==> run a: inputs <==
==> flow/design.v (excerpt) <==
module conv_mac_unit (
	input wire aclk,
	input wire aresetn,
	input wire aclken,
	input wire[1:0] calfmt,
	input wire[8*16-1:0] mac_in_ftm,
	input wire[8*16-1:0] mac_in_wgt,
	input wire mac_in_ftm_masked,
	input wire[1:0] mac_in_info_along,
	input wire mac_in_valid,
	output wire[7:0] mac_out_exp,
	output wire[39:0] mac_out_frac,
	output wire[1:0] mac_out_info_along,
	output wire mac_out_valid
);
==> flow/config.mk <==
export PLATFORM = sky130hd
export DESIGN_NAME = conv_mac_unit
export DESIGN_NICKNAME = conv_mac_unit
export VERILOG_FILES = /design/flow/design.v
export SDC_FILE = /design/flow/constraint.sdc
export NUM_CORES = 4
export LEC_CHECK = 0
export CAP_MARGIN = 35
export CORE_MARGIN = 2
export CORE_UTILIZATION = 72
export PLACE_DENSITY = 0.66
export SETUP_SLACK_MARGIN = -0.32
export SLEW_MARGIN = 20
==> flow/constraint.sdc <==
create_clock -name core_clock -period 5.49 [get_ports {aclk}]
set_input_delay 1.0980 -clock core_clock [delete_from_list [all_inputs] [get_ports {aclk}]]
set_output_delay 1.0980 -clock core_clock [all_outputs]
set_load 0.01 [all_outputs]
run.sh (not shown) runs the stock make flow with config.mk's settings and CLKGATE_MAP_FILE=.
==> inputs of run b, as changes to run a <==
Settings changed: CAP_MARGIN 35 to 20, CORE_UTILIZATION 72 to 23, PLACE_DENSITY 0.66 to unset, SETUP_SLACK_MARGIN -0.32 to unset.
==> flow/constraint.sdc (replaced) <==
create_clock -name core_clock -period 10.7 [get_ports {aclk}]
set_input_delay 2.1400 -clock core_clock [delete_from_list [all_inputs] [get_ports {aclk}]]
set_output_delay 2.1400 -clock core_clock [all_outputs]
set_load 0.01 [all_outputs]
==> inputs of run c, as changes to run a <==
Settings changed: ABC_AREA set to 1, CAP_MARGIN 35 to 20, CORE_UTILIZATION 72 to 62, CTS_CLUSTER_DIAMETER set to 346, PLACE_DENSITY 0.66 to unset, SETUP_SLACK_MARGIN -0.32 to unset.
==> flow/constraint.sdc (replaced) <==
create_clock -name core_clock -period 4.27 [get_ports {aclk}]
set_input_delay 0.8540 -clock core_clock [delete_from_list [all_inputs] [get_ports {aclk}]]
set_output_delay 0.8540 -clock core_clock [all_outputs]
set_load 0.01 [all_outputs]
==> results <==
item	run a	run b	run c
Run status	stopped before the end	complete, no violations	complete, but fails checks
Failing step	global routing (5_1_grt)	-	-
Reasons for failing layout checks	-	-	negative setup slack
Area reported by Yosys stat	156,400 um^2	156,400 um^2	163,600 um^2
Number of cell rows	171	302	188
Routed length per instance	-	17.92 um	19.69 um
Number of flip-flops and latches	-	1,395	1,395
Adder Share, Synth	0.3488	0.3488	0.3335
Endpoint of the lowest-slack register-to-register path	-	mul_blk[3].mul_u.mul_res[31]$_DFFE_PP_	mul_blk[5].mul_u.mul_res[21]$_DFFE_PP_
Count of warning messages emitted by the tools	-	63	34
Max capacitance violation total	-	0	0
Remaining design rule violation count	-	0	0
Amount of wire on met2 after detailed routing	-	215.4 mm	234.8 mm
#MultiIn Comb	-	11,419	12,821
Drt via density	-	4.517	5.493
Max_slew headroom	-	0.2433	0.3374
Share of the final layout cell area in sequential cells	-	0.2382	0.2079
Largest fanout of any net on the critical path	-	9	5
CP peak stage delay	-	750 ps	570 ps
Share of Yosys cell area claimed by the top area cell type	0.2712	0.2712	0.2593
Critical path endpoint category	-	output pin	flop


==> run M: inputs <==
conv_mac_unit again, from the RTL that the note above started with.
==> flow/design.v (excerpt) <==
module conv_mac_unit (
	input wire aclk,
	input wire aresetn,
	input wire aclken,
	input wire[1:0] calfmt,
	input wire[8*16-1:0] mac_in_ftm,
	input wire[8*16-1:0] mac_in_wgt,
	input wire mac_in_ftm_masked,
	input wire[1:0] mac_in_info_along,
	input wire mac_in_valid,
	output wire[7:0] mac_out_exp,
	output wire[39:0] mac_out_frac,
	output wire[1:0] mac_out_info_along,
	output wire mac_out_valid
);
==> flow/config.mk <==
export PLATFORM = sky130hd
export DESIGN_NAME = conv_mac_unit
export DESIGN_NICKNAME = conv_mac_unit
export VERILOG_FILES = /design/flow/design.v
export SDC_FILE = /design/flow/constraint.sdc
export NUM_CORES = 4
export LEC_CHECK = 0
export CAP_MARGIN = 30
export CORE_ASPECT_RATIO = 0.71
export CORE_MARGIN = 2
export CORE_UTILIZATION = 72
export CTS_CLUSTER_SIZE = 43
export GPL_ROUTABILITY_DRIVEN = 1
export PLACE_DENSITY = 0.65
export SETUP_SLACK_MARGIN = -0.35
export SLEW_MARGIN = 20
==> flow/constraint.sdc <==
create_clock -name core_clock -period 5.63 [get_ports {aclk}]
set_input_delay 1.1260 -clock core_clock [delete_from_list [all_inputs] [get_ports {aclk}]]
set_output_delay 1.1260 -clock core_clock [all_outputs]
set_load 0.01 [all_outputs]
==> run Z: changes against run M <==
ABC_AREA = 1   (was not set)
CAP_MARGIN = 20   (was 30)
CORE_ASPECT_RATIO = not set   (was 0.71)
CORE_UTILIZATION = 60   (was 72)
CTS_CLUSTER_SIZE = 99   (was 43)
GPL_ROUTABILITY_DRIVEN = not set   (was 1)
PLACE_DENSITY = not set   (was 0.65)
SETUP_SLACK_MARGIN = not set   (was -0.35)
==> flow/constraint.sdc (replaced) <==
create_clock -name core_clock -period 4.27 [get_ports {aclk}]
set_input_delay 0.8540 -clock core_clock [delete_from_list [all_inputs] [get_ports {aclk}]]
set_output_delay 0.8540 -clock core_clock [all_outputs]
set_load 0.01 [all_outputs]
==> notes <==
Against run Z, the cell count of run M is lower by about 20%.
In run Z the fmax is higher than in run M, by 15%.
Flip-flop count is the same in run M and run Z.
Hold slack: run Z is worse than run M (65 ps).
In run M the utilization is higher than in run Z, by 8.5 points.
Run M finished but fails on negative setup slack. Run Z finished with negative setup slack left.
Of run Z and run M, run M has the higher clock skew (gap 8.3 ps).
==> figures <==
|  | run Z | run M |
|---|---|---|
| Hold Slack | 83.0 ps | 148 ps |
| Number of antenna violations at the first check in global routing | 17 | 37 |
| Maximum number of pins on one net before global-route repair | 101 | 173 |
| Placeable Area | 271,000 µm² | 216,000 µm² |
| GR met3 Demand/Resource | 4.92% | 15.5% |
| Result of the run | complete, but fails checks | complete, but fails checks |
| Reasons for failing layout checks | negative setup slack | negative setup slack |
| Placement Cell Area | 186,000 µm² | 172,000 µm² |
| Wire length on met1 | 205 mm | 181 mm |
| Portion of synthesized cell area occupied by the leading cell type | 25.9% | 27.1% |
| Post-synthesis share of cell area spent on and-or and or-and gates | 9.20% | 10.6% |
| Total routed wirelength | 518 mm | 500 mm |
| Total met3 wirelength after detailed routing | 42.8 mm | 79.5 mm |
| Post-route design area | 205,000 µm² | 182,000 µm² |
| Library cells used by synthesis | 66 | 91 |
| Setup TNS Final | -226,000 ps | -53,750 ps |
